== run A ==
Design datapath, start of the top module:
module datapath (clk, writenum, readnum, write, datapath_in, vsel, loada, loadb, loadc, shift, asel, bsel, ALUop, loads, Z_out, datapath_out);
input write, clk, loada, loadb, loadc, asel, bsel, loads, vsel;
input [1:0] ALUop, shift;
input [2:0] writenum, readnum;
input [15:0] datapath_in;
output Z_out;
output [15:0] datapath_out;
wire [15:0] data_in;
reg[15:0] aloaded, in;
wire [15:0] Bin, Ain;
reg Z_out;
reg [15:0] datapath_out;
wire [15:0] data_out, sout, out;
wire Z;
assign data_in = vsel ? datapath_in : datapath_out;  
regfile REGFILE(data_in, writenum, write, readnum, clk, data_out);  
always_ff @(posedge clk)  
begin
if (loada == 1) 
begin
 aloaded <= data_out ;
end
end 
always_ff @(posedge clk)  
begin
if (loadb == 1) 
begin
 in <= data_out ;
end
end 
shifter SHIFTER(in,shift,sout);
assign Bin = bsel ? ({11'b0, datapath_in[4:0]}) : sout ;  
assign Ain = asel ? (16'b0000000000000000) : aloaded ;
ALU alu(Ain,Bin,ALUop,out,Z);  
always_ff @(posedge clk)  
begin
if (loads == 1) 
begin
 Z_out <= Z ;
end
end 
always_ff @(posedge clk)  
begin
if (loadc == 1) 
begin
 datapath_out <= out ;
end
end 
endmodule 
clock: 2.94 ns
lec_check: 0
abc_area: 0
cap_margin: 20
core_margin: 2
core_utilization: 65
cts_cluster_size: 85
place_density_lb_addon: 0.0
setup_slack_margin: 0.85
slew_margin: 20
tns_end_percent: 5
run.sh (not shown) runs the stock make flow with config.mk's settings and CLKGATE_MAP_FILE=.
Run A finished every stage; the final checks, however, were not passed, the failures being setup timing.
Here is what was changed in the inputs of run B compared with run A.
Settings: CTS_CLUSTER_SIZE: 85 -> unset; CORE_UTILIZATION: 65 -> 40; PLACE_DENSITY_LB_ADDON: 0.0 -> unset; ABC_AREA: 0 -> unset; SETUP_SLACK_MARGIN: 0.85 -> unset; TNS_END_PERCENT: 5 -> unset; the clock period (ns, I/O delays scaled along): 2.94 -> 5.29.
[summary]
- The sole clean run among run B and run A is run B.
- Final checks on run A, whose flow otherwise completed, came back failing, citing setup timing.
- Taking run A as the reference, in run B total wirelength of the detailed-routed design now smaller; cell area after placement now smaller.
- The lower worst slew margin relative to its limit came out of run B.
- Sort run B and run A by worst hold slack, ascending, and run B comes first.
- Taking run A as the reference, in run B average wire per standard cell down 33%; number of stages on the worst setup path down 2.
Input changes introduced in run C (baseline for comparison: run B):
Settings: setting CTS_CLUSTER_SIZE to 100 for the first time; setting SETUP_SLACK_MARGIN to 0.85 for the first time; changing CORE_UTILIZATION from 40 to 64; changing the clock period (ns, I/O delays scaled along) from 5.29 to 2.94.
## What came out
- Diff run B -> run C: total half-perimeter wirelength after legalization and detailed placement +1600 um; die area went down 8900 um^2; cell area after placement +510 um^2; post-place setup slack dropped 1.86 ns.
- Run C got as far as clock tree synthesis, where a tool error ended the run.
> inputs changed (run C -> run D)
Settings: a deleted CTS_CLUSTER_SIZE that had been 100; a change of SETUP_SLACK_MARGIN from 0.85 to -0.29; a change of CORE_UTILIZATION from 64 to 65; a change of the clock period (ns, I/O delays scaled along) from 2.94 to 4.37.
## What came out
- The final report for run D shows a completed flow and a layout that fails verification, specifically setup timing.
- [compare] base=run C new=run D: number of nets at floorplan held steady; adder-cell area share of the yosys netlist roughly the same.
- ~same yosys stat chip area in run C and run D
- Going from run C to run D, the die area was shrunk.
- Of run C and run D, run C shows the lower worst slack at placement, with run D above it.
- Going from run C to run D, the chip width was found to have gone down by about 0.75%.
Here is what was changed in the inputs of run E compared with run D.
Settings: MAX_ROUTING_LAYER: unset -> met4; CORE_UTILIZATION: 65 -> 70; CTS_CLUSTER_SIZE: unset -> 37; SETUP_SLACK_MARGIN: -0.29 -> unset; the clock period (ns, I/O delays scaled along): 4.37 -> 2.97.
Notes after the runs:
- Of run D and run E, only run E never reached the final stage.
- In run D the implementation ran to completion but is not tape-out ready, as the final checks report setup timing.
- Fraction of the mapped netlist area in compound gates across run E and run D: no real change.
- Against run D, detailed placement HPWL in run E rose by more than 10%.
- Run E vs. run D: total die area saw a decrease, setup slack after placement shows a reduction of 1.21 ns.
What run F does differently from run E at the input level:
Settings: clearing CTS_CLUSTER_SIZE, which used to be 37; swapping 70 for 57 in CORE_UTILIZATION; clearing MAX_ROUTING_LAYER, which used to be met4; swapping 2.97 for 3.56 in the clock period (ns, I/O delays scaled along).
Notes after the runs:
- Diff run E -> run F: net count of the mapped netlist ~0 delta; placer congestion estimate has increased.
- Run F completed end to end; final checks failed (setup timing).
- Run F vs run E: total number of placement rows up by more than 10%
- Summary of the comparison: number of placed instances with taps included is higher in run F, relative to run E.
- The total I/O pin count of run F and that of run E are within noise of each other.

========
== the previous run ==
datapath again, from the RTL that the note above started with.
make LEC_CHECK=0 ABC_AREA=1 CAP_MARGIN=20 CORE_ASPECT_RATIO=1.84 CORE_MARGIN=2 CORE_UTILIZATION=40 GPL_ROUTABILITY_DRIVEN=0 MAX_ROUTING_LAYER=met4 MIN_ROUTING_LAYER=met2 SLEW_MARGIN=20 finish   # period 5.09 ns
The previous run: done, clean on timing, DRC and antenna
Edits applied to the flow inputs when going from the previous run to the current run:
- ABC_AREA no longer set, was 1
- MAX_ROUTING_LAYER no longer set, was met4
- CORE_ASPECT_RATIO no longer set, was 1.84
- GPL_ROUTABILITY_DRIVEN no longer set, was 0
- MIN_ROUTING_LAYER no longer set, was met2
- the clock period (ns, I/O delays scaled along) now 5.5, was 5.09
Results
NOTE: global-route usage in the current run falls short of that of the previous run. The previous run ended up with more cell instances than the current run did. Power came out lower on the current run than on the previous run. Per the final summary, the current run finished and its layout is clean on timing, DRC and antenna. The growth of design area from synthesis to finish reported for the current run is greater than that of the previous run by 6.8 points. Relative to the previous run, the die boundary width of the current run is higher by about 33%.

========
Setup of run 1:
datapath again, from the RTL that the note above started with.
export LEC_CHECK = 0
export CAP_MARGIN = 0
export CORE_MARGIN = 2
export CORE_UTILIZATION = 67
export CTS_CLUSTER_SIZE = 51
export HOLD_SLACK_MARGIN = 0.28
export SETUP_SLACK_MARGIN = 0.86
export SLEW_MARGIN = 0
export TNS_END_PERCENT = 5
create_clock -name core_clock -period 2.94 [get_ports {clk}]
Ran to the end and failed final checks on negative setup slack: run 1.
Relative to run 1, the following input files were edited for run 2:
Settings: CORE_UTILIZATION now 65, was 67; SETUP_SLACK_MARGIN now 0.85, was 0.86; CAP_MARGIN now 20, was 0; HOLD_SLACK_MARGIN no longer set, was 0.28; SLEW_MARGIN now 20, was 0; ABC_AREA now 1, previously not set; CTS_CLUSTER_SIZE now 85, was 51.
Findings:
Run 2: all stages done; final checks FAILED (negative setup slack).
Summary of run 2 over run 1: global routing met3 resource utilization fell by 2.2 points, fill cell total of the finished layout rose by about 40%, final core area utilization fell by 2.7 points, count of endpoints failing hold in the final timing report stayed essentially flat, leakage power total rose by 0.31 nW.
Sequential-to-total area share from yosys stat: run 2 vs run 1 down 1.1 points
| number of violations reported at the end of detailed-routing iteration 0 | run 2 vs run 1 | ≈ equal |
Overall track demand over capacity in global routing in run 2 is 2.2 points lower than in run 1
From run 1 to run 2 the numbers moved as follows: final worst slack climbed 2.37 ns, average routed wire per standard cell went down by 21%.
Run comparison: run 1 dominant kind of combinational cell multiplexers; run 2 dominant kind of combinational cell simple AND/OR/NAND/NOR gates
Relative to run 2, the following input files were edited for run 3:
Settings: TNS_END_PERCENT no longer set, was 5; ABC_AREA no longer set, was 1; CORE_UTILIZATION now 57, was 65; SETUP_SLACK_MARGIN no longer set, was 0.85; CTS_CLUSTER_SIZE no longer set, was 85; the clock period (ns, I/O delays scaled along) now 5.29, was 2.94.
==> comparison <==
| worst hold slack | lower: run 3 |. [flow] run 2 | stages: complete | final checks: fail | reason: negative setup slack. Run 3 went all the way through the flow, and no timing, DRC or antenna check failed. DRC violation count after routing came out exactly the same in run 2 and run 3. The via count of the first global-routing pass in run 2 is 1.4 times that in run 3. Re power density over the cells: run 2 was higher than run 3. Run 3 ends up with lower area fraction in compound gates than run 2 does. The core of run 3 is less densely filled than that of run 2. Power share of the combinational group, run 2 and run 3, higher one = run 2. Comparing run 2 and run 3, required time of the worst setup path is lower on run 2. | power | lower: run 3 |.
For run 4, these inputs were changed with respect to run 3:
Settings: changing CORE_UTILIZATION from 57 to 64; setting SETUP_SLACK_MARGIN to 0.89 for the first time; changing the clock period (ns, I/O delays scaled along) from 5.29 to 3.05.
Nothing crashed in run 4 and all stages finished; the problem is that the final layout failed, the offending checks being negative setup slack.
Run 3 reached the end of the flow, and the finished layout is clean on the timing, design-rule and antenna checks.
The slew at the pin closest to its max-slew limit on run 4 is in line with that on run 3.
[run 4] fraction of area in non-clock buffers rose 6.0 points relative to run 3
Between run 3 and run 4, the flow reports number of signal-net buffers in the layout increasing by more than half.
Layout overhead on the synthesized area was higher in the run labelled run 4.
Going from run 3 to run 4, die height now smaller; aggregate negative setup slack now smaller; logic share of the area comparable; number of antenna diodes now larger; final instance area now larger.
Delta(setup slack, run 4 - run 3) < 0
The delay of the slowest cell on the worst path reported for run 4 is greater than that of run 3 by 0.13 ns.
Power and IR drop assume default switching activity.
